Design cpu, start of the top module:
module cpu (
    input  clk,
    input  rst_n,
    input  [31:0] instr,
    input  [31:0] ram_data2,
    input  [10:0] start_pc,
    input  [3:0]  reg_addr,   
    output logic         waiting,
    output logic         ram_w_en1,
    output logic         ram_w_en2,
    output logic [10:0]  ram_addr2,
    output logic [31:0]  ram_in2,
    output logic [31:0]  status_out,
    output logic [31:0]  datapath_out,
    output logic [10:0]  pc_out,
    output logic [31:0]  reg_output
);
Size: ~4,500 cells after synthesis, roughly 590 flip-flops, about 48,000 um^2 of cells after synthesis.
clock: 7.72 ns
lec_check: 0
cap_margin: 15
core_margin: 2
core_utilization: 68
cts_cluster_diameter: 29
cts_cluster_size: 35
max_routing_layer: met4
setup_slack_margin: 1.93
slew_margin: 20
run.sh (not shown) runs the stock make flow with config.mk's settings and CLKGATE_MAP_FILE=.
The starting point never finished: it broke off in global routing (GRT-0116).
Change:
CAP_MARGIN = 40   (was 15)
CORE_UTILIZATION = 43   (was 68)
CTS_CLUSTER_DIAMETER = not set   (was 29)
CTS_CLUSTER_SIZE = not set   (was 35)
MAX_ROUTING_LAYER = not set   (was met4)
SETUP_SLACK_MARGIN = not set   (was 1.93)
clock period = 11.9 ns   (was 7.72 ns; I/O delays follow)
Effect: This time the run went through all stages and came out clean; synthesized cell count stays the same; die size climbs by 57%; area after synthesis stays the same.

## cedar
cpu again, from the RTL that the note above started with.
// cpu
module cpu (
    input  clk,
    input  rst_n,
    input  [31:0] instr,
    input  [31:0] ram_data2,
    input  [10:0] start_pc,
    input  [3:0]  reg_addr,   
    output logic         waiting,
    output logic         ram_w_en1,
    output logic         ram_w_en2,
    output logic [10:0]  ram_addr2,
    output logic [31:0]  ram_in2,
    output logic [31:0]  status_out,
    output logic [31:0]  datapath_out,
    output logic [10:0]  pc_out,
    output logic [31:0]  reg_output
);
    logic [31:0] instr_reg;
    logic [3:0]  cond;            
    logic [6:0]  opcode;          
    logic        en_status_decode;  
    logic [3:0]  rn, rd, rs, rm;  
    logic [1:0]  shift_op;        
    logic [4:0]  imm5;            
    logic [11:0] imm12;           
    logic [23:0] imm24;           
    logic        P, U, W;         
    logic [3:0] rt;
    assign rt = rd;
    logic [31:0] status_out_dp;
    logic [31:0] datapath_out_dp;
    logic [31:0] str_data_dp;
    logic [10:0] pc_out_dp;
    logic [31:0] reg_output_dp;
    logic        waiting_ctrl;
    logic        w_en1, w_en2, w_en_ldr, sel_load_LR;
    logic [1:0]  sel_A_in, sel_B_in, sel_shift_in;
    logic        en_A, en_B, en_C, en_S;
    logic        sel_A, sel_B, sel_post_indexing;
    logic [2:0]  ALU_op;
    logic        en_status, status_rdy_ctrl;
    logic        load_ir, load_pc_ctrl;
    logic [1:0]  sel_pc_ctrl;
    logic        ram_w_en1_ctrl, ram_w_en2_ctrl;
    assign waiting = waiting_ctrl;
    assign status_out = status_out_dp;
    assign datapath_out = datapath_out_dp;
    assign pc_out = pc_out_dp;
    assign reg_output = reg_output_dp;
    assign ram_addr2 = datapath_out_dp[10:0];
    assign ram_in2 = str_data_dp;
    assign ram_w_en1 = ram_w_en1_ctrl;
    assign ram_w_en2 = ram_w_en2_ctrl;
    idecoder idecoder(
        .instr(instr_reg),
        .cond(cond),
        .opcode(opcode),
        .en_status(en_status_decode),
        .rn(rn),
        .rd(rd),
        .rs(rs),
        .rm(rm),
        .shift_op(shift_op),
        .imm5(imm5),
        .imm12(imm12),
        .imm24(imm24),
  ...
export LEC_CHECK = 0
export CAP_MARGIN = 40
export CORE_MARGIN = 2
export CORE_UTILIZATION = 72
export CTS_CLUSTER_SIZE = 33
export SETUP_SLACK_MARGIN = 2.31
export SLEW_MARGIN = 20
create_clock -name core_clock -period 7.78 [get_ports {clk}]
Stage in which a tool error killed cedar: global routing (5_1_grt).
diff inputs: cedar => maple
Settings: SETUP_SLACK_MARGIN changed from 2.31 to 1.63; CTS_CLUSTER_SIZE removed (was 33); CAP_MARGIN changed from 40 to 20; CORE_UTILIZATION changed from 72 to 57; the clock period (ns, I/O delays scaled along) changed from 7.78 to 6.75.
From the logs: maple reached the end of the flow and failed the layout checks with negative setup slack. The post-cts resize count in maple was lower than what cedar gave. The area inside the core boundary reported for maple is greater than that of cedar by about 27%. As of maple, number of rows in the core area had risen by more than 10% compared to cedar. As far as summed standard-cell area reported by yosys goes, maple and cedar are indistinguishable; the numbers are identical. Compared with cedar, maple shows buffer count from post-CTS setup fixing that has gone down by more than half. When maple is set beside cedar, its setup slack after placement turns out to be 860 ps smaller. The higher post-place instance area came out of maple. The lower total half-perimeter wirelength after legalization and detailed placement of cedar and maple is in maple. Sort cedar and maple by die size, descending, and maple comes first.
#### Input delta (xenon over maple)
Settings: setting TNS_END_PERCENT to 5 for the first time; changing CAP_MARGIN from 20 to 15; changing CORE_UTILIZATION from 57 to 65; changing SETUP_SLACK_MARGIN from 1.63 to -0.72; setting CTS_CLUSTER_SIZE to 37 for the first time; changing the clock period (ns, I/O delays scaled along) from 6.75 to 7.66.
Results
xenon never completed; the flow aborted with a tool error in global routing (5_1_grt). [compare] base=maple new=xenon: die span in y shows a reduction of about 6%; compound-cell area share of the yosys netlist essentially unchanged. | number of buffers created by CTS | lower: xenon |.
Modified inputs, indigo compared to xenon
Settings: SETUP_SLACK_MARGIN no longer set, was -0.72; CTS_CLUSTER_SIZE no longer set, was 37; TNS_END_PERCENT no longer set, was 5; CORE_UTILIZATION now 43, was 65; CAP_MARGIN now 40, was 15; the clock period (ns, I/O delays scaled along) now 6.59, was 7.66.
- indigo ran in full, but the layout does not pass; the checks complain about negative setup slack.
- Re xor-xnor portion of the synthesized cell area: no difference whatsoever between indigo and xenon.
- The lower level count of the clock H-tree of xenon and indigo is in xenon.
- Total placed cells including tap cells on indigo is up relative to xenon.
Modified inputs, delta compared to indigo
Settings: setting MAX_ROUTING_LAYER to met4 for the first time; setting TNS_END_PERCENT to 5 for the first time; changing CORE_UTILIZATION from 43 to 65; changing the clock period (ns, I/O delays scaled along) from 6.59 to 7.78.
Findings:
delta did not finish: a tool error stopped it during global routing (5_1_grt). In the metrics for indigo and delta, the one carrying the lower post-CTS setup buffer count is delta. delta vs indigo on weighted congestion reported at the end of routability-driven placement: delta is the higher one. Going from indigo to delta, pre-CTS worst setup slack grows by 1000 ps. Max die width across indigo and delta: indigo. On chip area estimate from yosys synthesis, indigo tracks delta almost exactly. Number of cells in Yosys stat came out exactly the same in indigo and delta. In delta relative to indigo, number of buffers added by the clock tree synthesis step had gone down by a little under 10%. Summary of delta over indigo: total instance count after detailed placement saw a decrease; vertical die dimension saw a decrease.
Input changes introduced in pepper (baseline for comparison: delta):
Settings: MAX_ROUTING_LAYER no longer set, was met4; TNS_END_PERCENT no longer set, was 5; CORE_UTILIZATION now 40, was 65; the clock period (ns, I/O delays scaled along) now 11.9, was 7.78.
==> comparison <==
Number of storage elements in the synthesis netlist: pepper vs delta identical
Initial cell density of the core was higher in delta than in pepper.
Among delta and pepper, the run that stopped before the end is delta, and it is the only one.
Overall die area was higher in the run labelled pepper.
